Setup of run 1:
// pwmblink
module pwmblink(
    input  logic clk,
    input  logic rst,
    output logic RGB_R,
    output logic RGB_B,
    output logic RGB_G
);
For scale: roughly 49 flip-flops, ~5 I/O pins, ~18000 um2 of cells after synthesis.
export LEC_CHECK = 0
export CAP_MARGIN = 5
export CORE_MARGIN = 2
export CORE_UTILIZATION = 70
export CTS_CLUSTER_DIAMETER = 341
export SLEW_MARGIN = 20
create_clock -name core_clock -period 13.8 [get_ports {clk}]
run.sh (not shown) runs the stock make flow with config.mk's settings and CLKGATE_MAP_FILE=.
Status(run 1) = ERROR, stage = global routing
### run 1 -> run 2
- clearing CTS_CLUSTER_DIAMETER, which used to be 341
- swapping 5 for 20 in CAP_MARGIN
- putting SETUP_SLACK_MARGIN at 4.54 where nothing was set
- swapping 70 for 58 in CORE_UTILIZATION
- swapping 13.8 for 31.8 in the clock period (ns, I/O delays scaled along)
[summary]
- Run 2: done, clean on timing, DRC and antenna
- Run 1: it failed during global routing, and the tool reported GRT-0116.
- Total number of placement rows: run 2 vs run 1 up about 10%
- Relative to run 1, the chip area measured on run 2 has increased by more than 10%.
- Run 2 vs run 1, vertical extent of the die went up by 16 um.
- Share of the core filled by cells before placement in run 2 is 12 points lower than in run 1
Modified inputs, run 3 compared to run 2
- clearing SETUP_SLACK_MARGIN, which used to be 4.54
- swapping 58 for 40 in CORE_UTILIZATION
- swapping 31.8 for 24.2 in the clock period (ns, I/O delays scaled along)
Results
- Between run 2 and run 3, the overall via count from detail_route figures differ only marginally.
- Measured against run 3, the total power of run 2 comes out at 0.77 times the reference value.
- From run 2 to run 3 the numbers moved as follows: wire length went up by 1600 um, die area has increased, slack of the worst reg-to-reg path moved down.
- Measured against each other, run 3 and run 2 differ in share of the clock period used by the worst path after layout, the higher figure coming from run 3.
- Sort run 3 and run 2 by cell total after placement asc -> top: run 2
- Looking only at number of signal-net buffers in the layout, and setting everything else aside, the lower value of run 3 and run 2 goes to run 3.
- When run 3 is measured against run 2, its peak per-stage delay on the critical path turns out 290 ps lower.
- | clock-cell share of area | run 2 vs run 3 | ≈ equal |
- Re number of cells on the critical path: run 2 was lower than run 3.

========
## red
The RTL this note starts from:
==> flow/design.v <==
module pwmblink(
    input  logic clk,
    input  logic rst,
    output logic RGB_R,
    output logic RGB_B,
    output logic RGB_G
);
    parameter CLKMAX = 12000000;  
    logic [31:0] counter;
    logic [8:0] x;  
    logic [7:0] sharktooth;  
    logic [7:0] red;
    logic [7:0] green;
    logic [7:0] blue;
    always_ff @(posedge clk) begin
        if (rst) begin
            counter <= 0;
            x <= 0;
            sharktooth <= 0;
        end else begin
        if (counter >= CLKMAX/360) begin
            counter <= 0;
            if (x >= 359) begin
                x <= 0;
            end
            else begin
                x <= x + 1;
            end
            end
        else begin
            counter <= counter + 1;
        end
        sharktooth <= sharktooth + 1;
        end
    end
    always_comb begin
        if(x < 60) begin
            green = 255*x/60;
            blue = 0;
            red  = 255;
        end else if (x < 120) begin
            green = 255;
            blue = 0;
            red  = 255 - 255*(x-60)/60;
        end else if (x < 180) begin
            green = 255;
            blue = 255*(x-120)/60;
            red  = 0;
        end else if (x < 240) begin
            green = 255 - 255*(x-180)/60;
            blue = 255;
            red  = 0;
        end else if (x < 300) begin
            green = 0;
            blue = 255;
            red  = 255*(x-240)/60;
        end else begin
            green = 0;
            blue = 255 - 255*(x-300)/60;
            red  = 255;
        end
    end
    assign {RGB_R, RGB_G, RGB_B} = {sharktooth < red, sharktooth < green, sharktooth < blue};
endmodule
make LEC_CHECK=0 CAP_MARGIN=20 CELL_PAD_IN_SITES_DETAIL_PLACEMENT=0 CORE_ASPECT_RATIO=0.85 CORE_MARGIN=2 CORE_UTILIZATION=65 GPL_TIMING_DRIVEN=1 MIN_ROUTING_LAYER=met1 SETUP_SLACK_MARGIN=5.0 SLEW_MARGIN=20 finish   # period 22.9 ns
diff inputs: red => blue
- swapping 5.0 for -0.17 in SETUP_SLACK_MARGIN
- swapping 65 for 72 in CORE_UTILIZATION
- swapping 22.9 for 15.2 in the clock period (ns, I/O delays scaled along)
## What came out
red and blue: one clean run, red; the rest did not finish clean.
blue did not finish; a tool error ended it in global routing.
Post-CTS resize count: blue < red
Diff blue..red | total number of clock tree sinks | unchanged
blue against red; die size is down by a little under 10%.
Input-level comparison between green and blue:
- putting CTS_CLUSTER_DIAMETER at 341 where nothing was set
- putting CTS_CLUSTER_SIZE at 33 where nothing was set
- swapping -0.17 for 3.8 in SETUP_SLACK_MARGIN
- swapping 72 for 67 in CORE_UTILIZATION
- swapping 15.2 for 15.3 in the clock period (ns, I/O delays scaled along)
Results
green -> stages 100% | layout checks FAIL | negative setup slack. Buffers inserted during post-CTS setup optimization, blue and green, higher one = green. Floorplan check, green vs blue: die outline larger in green. Looking at site row count, green sits 3.8% above blue. green improves on blue in worst slack at placement. Compared with blue, in green total half-perimeter wirelength after legalization and detailed placement now smaller, number of placed instances, taps included shrank by 27. From blue to green the numbers moved as follows: standard cell core area increased by about 8% relative to the old numbers; sequential share of the synthesized area shows no meaningful change; effective utilization at floorplan went down by 5.2 points; width of the chip shows an increase of 3.6%.
### green -> orange
- removing CELL_PAD_IN_SITES_DETAIL_PLACEMENT (formerly 0)
- removing CORE_ASPECT_RATIO (formerly 0.85)
- removing MIN_ROUTING_LAYER (formerly met1)
- removing SETUP_SLACK_MARGIN (formerly 3.8)
- removing CTS_CLUSTER_DIAMETER (formerly 341)
- removing CTS_CLUSTER_SIZE (formerly 33)
- changing CORE_UTILIZATION from 67 to 66
- removing GPL_TIMING_DRIVEN (formerly 1)
- changing the clock period (ns, I/O delays scaled along) from 15.3 to 28.9
==> comparison <==
No stage failed in orange, and the final checks on the layout all came back clean. Min worst-case hold slack across orange and green: orange. Core utilization in orange vs green: down 19 points. In the reports for orange and green, the larger post-layout period usage of the worst path belongs to green. From green to orange the numbers moved as follows: combinational share of power decreased 4.7 points, register-to-register slack increased 13.73 ns, total cell area reported by yosys after synthesis essentially unchanged, number of buffers and inverters on the critical path decreased 3.
> inputs changed (orange -> purple)
- CORE_UTILIZATION: 66 -> 68
- the clock period (ns, I/O delays scaled along): 28.9 -> 24.2
Results
Delta (purple minus orange): register-to-register slack decreased by 4.74 ns relative to the old numbers, data required time of the worst path decreased by 3.76 ns relative to the old numbers. From orange to purple the numbers moved as follows: worst hold margin climbed 0.0084 ns; power of the clock network climbed 20%; worst-case vdd ir drop increased by about 17% relative to the old numbers. purple vs. orange: post-place instance area stayed essentially flat; clock latency on the worst-skew pair stayed essentially flat; worst setup slack after placement fell by 3.72 ns. Compared orange against purple; sequential share of cell area within noise. Total power draw, purple vs orange: up by more than 10%.
Power is estimated from default activity; no workload was simulated.
